==> flow/design.v <==
module multiplier  #(parameter width = 16)
   ( input    signed  [width-1 : 0] multiplicand,
     input    signed  [width-1 : 0] multiplier,   
     output   signed  [2 * width - 1 : 0] product
   ) ;
   assign  product = multiplicand * multiplier ;
endmodule
module  adder  #(parameter width = 32)  
		( input   signed [width-1 : 0] a ,
		  input   signed [width-1 : 0] b , 
		  output  signed [width-1 : 0] sum
		) ;
    assign   sum = a + b ;
endmodule
module accumulator #(parameter width = 32) 
	(input    clk,
     	 input    ena,
         input    reset,
         input	  signed [width - 1 : 0] acc_in,
   	 output   reg signed [width - 1 : 0] acc_out
	) ;
   always @(posedge clk) begin
      if (reset)  acc_out <= 0 ;
      else if (ena) acc_out <= acc_in ;
   end
endmodule
module mac_demo(input    clk, 
           input    reset, 
           input    ena,
   	   input    signed [16-1 : 0] k,
           input    signed [16-1 : 0] x,   
           output   signed [2 * 16 - 1 : 0] acc_out
          ) ;
           wire     signed [2 * 16 - 1 : 0] p ;
           wire     signed [2 * 16 - 1 : 0] acc_in ;
   multiplier  #(.width(16)) mult_0(.multiplicand(k),
                                          .multiplier(x),
                       			  .product(p)
                			  ) ;
   adder     #(.width(2*16)) add_0(.a(p),
                			 .b(acc_out),
                			 .sum(acc_in)
               				) ;
   accumulator  #(.width(2*16))  acc_0(.clk(clk),
                   			     .reset(reset),
                   			     .ena(ena),
                   			     .acc_in(acc_in),
                   			     .acc_out(acc_out)
                   			) ;
endmodule
Settings: LEC_CHECK=0, ABC_AREA=1, CAP_MARGIN=20, CORE_MARGIN=9, CORE_UTILIZATION=63, CTS_CLUSTER_DIAMETER=268, PLACE_DENSITY=0.89, SLEW_MARGIN=20, TNS_END_PERCENT=5; clock period 7.0 ns.
run.sh (not shown) runs the stock make flow with config.mk's settings and CLKGATE_MAP_FILE=.
==> next run, changes <==
--- a/flow/config.mk
+++ b/flow/config.mk
@@ -7,8 +7,6 @@
 export LEC_CHECK = 0
-export ABC_AREA = 1
 export CAP_MARGIN = 20
-export CORE_MARGIN = 9
-export CORE_UTILIZATION = 63
-export CTS_CLUSTER_DIAMETER = 268
-export PLACE_DENSITY = 0.89
+export CORE_MARGIN = 2
+export CORE_UTILIZATION = 65
+export CTS_CLUSTER_SIZE = 79
 export SLEW_MARGIN = 20
==> flow/constraint.sdc (replaced) <==
create_clock -name core_clock -period 6.52 [get_ports {clk}]
set_input_delay 1.3040 -clock core_clock [delete_from_list [all_inputs] [get_ports {clk}]]
set_output_delay 1.3040 -clock core_clock [all_outputs]
set_load 0.01 [all_outputs]
What happened: This time the run ran to the end with violations: setup timing; design area went up by 0.90%; worst setup slack got worse by 0.40 ns; non-clock buffer count went up by 103; hold slack got worse by 0.038 ns; core utilization went up by 7.7 points; die area went down by 24%.
==> next run, changes <==
--- a/flow/config.mk
+++ b/flow/config.mk
@@ -9,5 +9,3 @@
 export CORE_MARGIN = 2
-export CORE_UTILIZATION = 65
-export CTS_CLUSTER_SIZE = 79
+export CORE_UTILIZATION = 40
 export SLEW_MARGIN = 20
-export TNS_END_PERCENT = 5
==> flow/constraint.sdc (replaced) <==
create_clock -name core_clock -period 7.0 [get_ports {clk}]
set_input_delay 1.4000 -clock core_clock [delete_from_list [all_inputs] [get_ports {clk}]]
set_output_delay 1.4000 -clock core_clock [all_outputs]
set_load 0.01 [all_outputs]
- The changed run completed without violations
- cell area hardly moves
- die area came out higher by well over a third
- via count came out lower by a few percent
- setup slack improves by 0.41 ns
- clock-buffer cell count came out higher by 1
- routed wire length came out lower by a few percent
- cell count came out higher by a little under a tenth
==> next run, changes <==
--- a/flow/config.mk
+++ b/flow/config.mk
@@ -8,4 +8,7 @@
 export CAP_MARGIN = 20
-export CORE_MARGIN = 2
-export CORE_UTILIZATION = 40
-export SLEW_MARGIN = 20
+export CORE_MARGIN = 9
+export CORE_UTILIZATION = 63
+export HOLD_SLACK_MARGIN = -0.07
+export SETUP_SLACK_MARGIN = -0.42
+export SLEW_MARGIN = 40
+export TNS_END_PERCENT = 5
The new run finished but failed the layout checks on setup timing.
Synthesized cell count is unchanged.
Setup slack loses 0.34 ns.
Register-to-register slack gets worse by 0.30 ns.
Maximum frequency came out lower by 4.8%.
First-iteration DRC count decreases by 30%.
Via count climbs by 0.54%.
Area after synthesis does not change.

========
RTL: the design.v shown in full above, as it stands there.
==> flow/config.mk <==
export PLATFORM = sky130hd
export DESIGN_NAME = mac_demo
export DESIGN_NICKNAME = mac_demo
export VERILOG_FILES = /design/flow/design.v
export SDC_FILE = /design/flow/constraint.sdc
export NUM_CORES = 4
export LEC_CHECK = 0
export ABC_AREA = 1
export CAP_MARGIN = 20
export CORE_ASPECT_RATIO = 1.35
export CORE_MARGIN = 2
export CORE_UTILIZATION = 67
export CTS_CLUSTER_DIAMETER = 268
export CTS_CLUSTER_SIZE = 95
export PLACE_DENSITY = 0.4
export SLEW_MARGIN = 20
==> flow/constraint.sdc <==
create_clock -name core_clock -period 6.3 [get_ports {clk}]
set_input_delay 1.2600 -clock core_clock [delete_from_list [all_inputs] [get_ports {clk}]]
set_output_delay 1.2600 -clock core_clock [all_outputs]
set_load 0.01 [all_outputs]
The baseline finished with negative setup slack left.
Rerun with:
ABC_AREA = unset   (was 1)
CORE_ASPECT_RATIO = unset   (was 1.35)
=> The changed run completed, yet does not pass: negative setup slack. Clock-buffer cell count does not change. Worst hold slack got worse by 56 ps. Fmax stays flat. Via count fell by about 28%. Routed wire length went down by 38%. Global-route usage shrinks by 10 points. Core utilization goes down by 4.3 points.
Rerun with:
ABC_AREA = 1   (was unset)
SETUP_SLACK_MARGIN = 1.25   (was unset)
TNS_END_PERCENT = 10   (was unset)
After rerunning: This time the run failed in global routing (ODB-0269); area after synthesis is higher by 6.9%; die size goes up by 6.6%; synthesized cell count is higher by 29%.
Rerun with:
ABC_AREA = unset   (was 1)
CORE_UTILIZATION = 72   (was 67)
CTS_CLUSTER_DIAMETER = 396   (was 268)
PLACE_DENSITY = 0.36   (was 0.4)
SETUP_SLACK_MARGIN = unset   (was 1.25)
TNS_END_PERCENT = unset   (was 10)
clock period = 5.93 ns   (was 6.3 ns; I/O delays follow)
Result:
- Now the flow reached the layout checks and failed them: negative setup slack
- area after synthesis goes down by 6.4%
- synthesized cell count goes down by 23%
- die size goes down by 13%
Rerun with:
CORE_UTILIZATION = 68   (was 72)
CTS_CLUSTER_DIAMETER = 42   (was 396)
CTS_CLUSTER_SIZE = unset   (was 95)
PLACE_DENSITY = unset   (was 0.36)
clock period = 6.45 ns   (was 5.93 ns; I/O delays follow)
After rerunning: The changed run finished with negative setup slack left. Wire length came out lower by 19%. Global-route usage is lower by 3.2 points. Design area fell by 0.81%. Via count came out lower by 9.0%. Hold slack improves by 23 ps. Count of clock-buffer cells in the layout is higher by 1. Non-clock buffer count is higher by 2. Clock skew falls by 7.0 ps.

========
== run A ==
// mac_demo: RTL as listed in full above, without the edits since
clock: 3.91 ns
lec_check: 0
abc_area: 1
cap_margin: 20
core_aspect_ratio: 0.5
core_margin: 2
core_utilization: 57
cts_cluster_diameter: 348
cts_cluster_size: 98
place_density: 0.41
slew_margin: 20
tns_end_percent: 5
Completing all stages was not enough for run A: its layout failed the final checks because of negative setup slack.
[inputs] run B vs run A
# run A
export LEC_CHECK = 0
export ABC_AREA = 1
export CAP_MARGIN = 20
export CORE_ASPECT_RATIO = 0.5
export CORE_MARGIN = 2
export CORE_UTILIZATION = 57
export CTS_CLUSTER_DIAMETER = 348
export CTS_CLUSTER_SIZE = 98
export PLACE_DENSITY = 0.41
export SLEW_MARGIN = 20
export TNS_END_PERCENT = 5
create_clock -name core_clock -period 3.91 [get_ports {clk}]
# run B
export LEC_CHECK = 0
export CAP_MARGIN = 20
export CORE_MARGIN = 2
export CORE_UTILIZATION = 69
export CTS_CLUSTER_SIZE = 28
export SLEW_MARGIN = 20
create_clock -name core_clock -period 4.52 [get_ports {clk}]
Run B terminated abnormally: global routing reported ODB-0269. Taking run A as the reference point, the cell total after placement of run B falls by 467. Relative to run A, the post-synthesis average cell area measured on run B has increased by more than 10%. Share of synthesized cell area in and, or, nand and nor gates: run B < run A. The run showing the smaller net count after synthesis is run B. Comparing run A and run B, yosys synthesis chip area is higher on run A. Run B against run A: total cells reported by yosys after synthesis now sits lower, die size went down, synthesized cell count fell by about 23%.
Relative to run B, the following input files were edited for run C:
# run B
export LEC_CHECK = 0
export CAP_MARGIN = 20
export CORE_MARGIN = 2
export CORE_UTILIZATION = 69
export CTS_CLUSTER_SIZE = 28
export SLEW_MARGIN = 20
create_clock -name core_clock -period 4.52 [get_ports {clk}]
# run C
export LEC_CHECK = 0
export CAP_MARGIN = 20
export CORE_MARGIN = 2
export CORE_UTILIZATION = 40
export SLEW_MARGIN = 20
create_clock -name core_clock -period 6.89 [get_ports {clk}]
Notes after the runs:
- Per the final summary, run C finished and its layout is clean on timing, DRC and antenna.
- Comparing run B against run C, there is no change at all in synthesized cell count.
- Sort run C and run B by core region area asc -> top: run B
- Of run C and run B, run B shows the lower width of the die, with run C above it.
- In the metrics for run C and run B, the one carrying the lower die area is run B.
- Number of setup buffers added after CTS came out lower on run C than on run B.
Changes in run D relative to run C:
# run C
export LEC_CHECK = 0
export CAP_MARGIN = 20
export CORE_MARGIN = 2
export CORE_UTILIZATION = 40
export SLEW_MARGIN = 20
create_clock -name core_clock -period 6.89 [get_ports {clk}]
# run D
export LEC_CHECK = 0
export CAP_MARGIN = 20
export CORE_MARGIN = 9
export CORE_UTILIZATION = 63
export SLEW_MARGIN = 20
export TNS_END_PERCENT = 5
create_clock -name core_clock -period 7.0 [get_ports {clk}]
- For run D, the slowest cell on the critical path was sky130_fd_sc_hd__fa_1, unlike run C, where it was sky130_fd_sc_hd__fa_2.
- When run D is set beside run C, its combinational share of cell area turns out to be 1.0 points larger.
- Taking run C as the reference, in run D final wirelength up about 2.8%, non-clock buffer count has decreased.
- From run C to run D the numbers moved as follows: worst setup slack now sits higher; number of buffer and inverter stages on the critical path now sits higher; final core area utilization now sits higher; cell area after layout now sits lower.
- Between run C and run D, the flow reports via count increasing slightly.
- Run D completed; timing, DRC and antenna clean
[inputs] run E vs run D
# run D
export LEC_CHECK = 0
export CAP_MARGIN = 20
export CORE_MARGIN = 9
export CORE_UTILIZATION = 63
export SLEW_MARGIN = 20
export TNS_END_PERCENT = 5
create_clock -name core_clock -period 7.0 [get_ports {clk}]
# run E
export LEC_CHECK = 0
export ABC_AREA = 1
export CAP_MARGIN = 15
export CELL_PAD_IN_SITES_DETAIL_PLACEMENT = 1
export CELL_PAD_IN_SITES_GLOBAL_PLACEMENT = 2
export CORE_ASPECT_RATIO = 0.86
export CORE_MARGIN = 2
export CORE_UTILIZATION = 40
export CTS_CLUSTER_DIAMETER = 289
export CTS_CLUSTER_SIZE = 31
export MAX_ROUTING_LAYER = met4
export PLACE_DENSITY_LB_ADDON = 0.1
export SETUP_SLACK_MARGIN = 1.95
export SLEW_MARGIN = 20
create_clock -name core_clock -period 7.0 [get_ports {clk}]
## What came out
- The length of routed met3 wiring of run E exceeds that of run D by 270 um.
- For the synthesized-area fraction occupied by xor and xnor cells, run E came in 1.4 points lower than run D did.
- Of run D and run E, the run reporting the higher number of instances in the synthesized netlist was run E.
- Comparing run D and run E, total non-filler cell area in the finished layout is higher on run E.
- Run D → run E: via count grew by 2331; async set or reset register ratio after synthesis neither gained nor lost much; path length in cells of the critical path saw an increase.

========
## v6
// mac_demo: RTL as listed in full above, without the edits since
make LEC_CHECK=0 CAP_MARGIN=20 CORE_MARGIN=2 CORE_UTILIZATION=61 CTS_CLUSTER_DIAMETER=348 CTS_CLUSTER_SIZE=98 PLACE_DENSITY=0.37 SLEW_MARGIN=20 finish   # period 3.91 ns
What the final checks of v6 revealed, after a flow that finished every stage, was a layout that fails on negative setup slack.
### v6 -> v7
- setting ABC_AREA to 1 for the first time
- changing CTS_CLUSTER_SIZE from 98 to 99
- changing CORE_UTILIZATION from 61 to 67
- changing CTS_CLUSTER_DIAMETER from 348 to 359
- changing the clock period (ns, I/O delays scaled along) from 3.91 to 4.46
==> results <==
v7 got as far as global routing (5_1_grt), where a tool error ended the run. In v7, the number of placement rows came out about 2% below the value in v6. Min total die size across v6 and v7: v7. Across both runs, area after synthesis was higher for v7 than for v6. v6 → v7: total of cells resized after clock tree synthesis went up; share of synthesized cell area in and-or and or-and compound cells went down. Average size of a mapped cell delta for v7 relative to v6: 17% lower. Row chip area line of the yosys report: v7 higher / v6 lower. Comparing v6 and v7, cell count after synthesis is higher on v7. | area fraction in mux cells | higher: v6 |. Summary of v7 over v6: die boundary height saw a decrease, cell area after placement increased by about 6% relative to the old numbers.

========
## the previous run
// mac_demo: RTL as listed in full above, without the edits since
export LEC_CHECK = 0
export CAP_MARGIN = 20
export CORE_ASPECT_RATIO = 0.54
export CORE_MARGIN = 2
export CORE_UTILIZATION = 65
export CTS_CLUSTER_SIZE = 80
export GPL_ROUTABILITY_DRIVEN = 0
export GPL_TIMING_DRIVEN = 1
export MAX_ROUTING_LAYER = met4
export PLACE_DENSITY_LB_ADDON = 0.22
export SETUP_SLACK_MARGIN = -0.19
export SLEW_MARGIN = 35
export TNS_END_PERCENT = 50
create_clock -name core_clock -period 6.16 [get_ports {clk}]
Every stage of the previous run finished as expected; the final checks, on the other hand, flagged setup timing, which means the layout fails.
> inputs changed (the previous run -> the current run)
- removing CTS_CLUSTER_SIZE (formerly 80)
- changing CORE_UTILIZATION from 65 to 51
- removing TNS_END_PERCENT (formerly 50)
- changing CORE_ASPECT_RATIO from 0.54 to 1.56
--- outcome ---
Completing all stages was not enough for the previous run: its layout failed the final checks because of setup timing. The current run completed end to end; final checks failed (setup timing). Total number of vias sits lower in the current run than in the previous run. The current run against the previous run: synthesized area did not really move, required time of the critical path held steady, share of the final layout cell area in multi-input gates went up 0.46 points, routed wire length saw a decrease.

========
Setup of lane 2:
Starts from the design.v that is shown in full above.
==> flow/config.mk <==
export PLATFORM = sky130hd
export DESIGN_NAME = mac_demo
export DESIGN_NICKNAME = mac_demo
export VERILOG_FILES = /design/flow/design.v
export SDC_FILE = /design/flow/constraint.sdc
export NUM_CORES = 4
export LEC_CHECK = 0
export CAP_MARGIN = 20
export CORE_ASPECT_RATIO = 1.1
export CORE_MARGIN = 2
export CORE_UTILIZATION = 40
export CTS_CLUSTER_DIAMETER = 289
export CTS_CLUSTER_SIZE = 41
export SLEW_MARGIN = 20
==> flow/constraint.sdc <==
create_clock -name core_clock -period 7.0 [get_ports {clk}]
set_input_delay 1.4000 -clock core_clock [delete_from_list [all_inputs] [get_ports {clk}]]
set_output_delay 1.4000 -clock core_clock [all_outputs]
set_load 0.01 [all_outputs]
[inputs] lane 1 vs lane 2
Settings: CELL_PAD_IN_SITES_DETAIL_PLACEMENT newly set to 2; CAP_MARGIN changed from 20 to 15; CORE_ASPECT_RATIO changed from 1.1 to 0.86; ABC_AREA newly set to 1; CELL_PAD_IN_SITES_GLOBAL_PLACEMENT newly set to 2; MAX_ROUTING_LAYER newly set to met4; CTS_CLUSTER_SIZE changed from 41 to 86; SETUP_SLACK_MARGIN newly set to 1.95.
==> comparison <==
For lane 1, the flow was terminated by a tool error in clock tree synthesis (4_1_cts) and produced no final design. Lane 2 → lane 1: and-or/or-and share of the synthesized area has decreased, initial core utilization climbed 0.17 points. When the final numbers for lane 1 and lane 2 were put side by side, the netlist area before placement turned out to be smaller in lane 2.
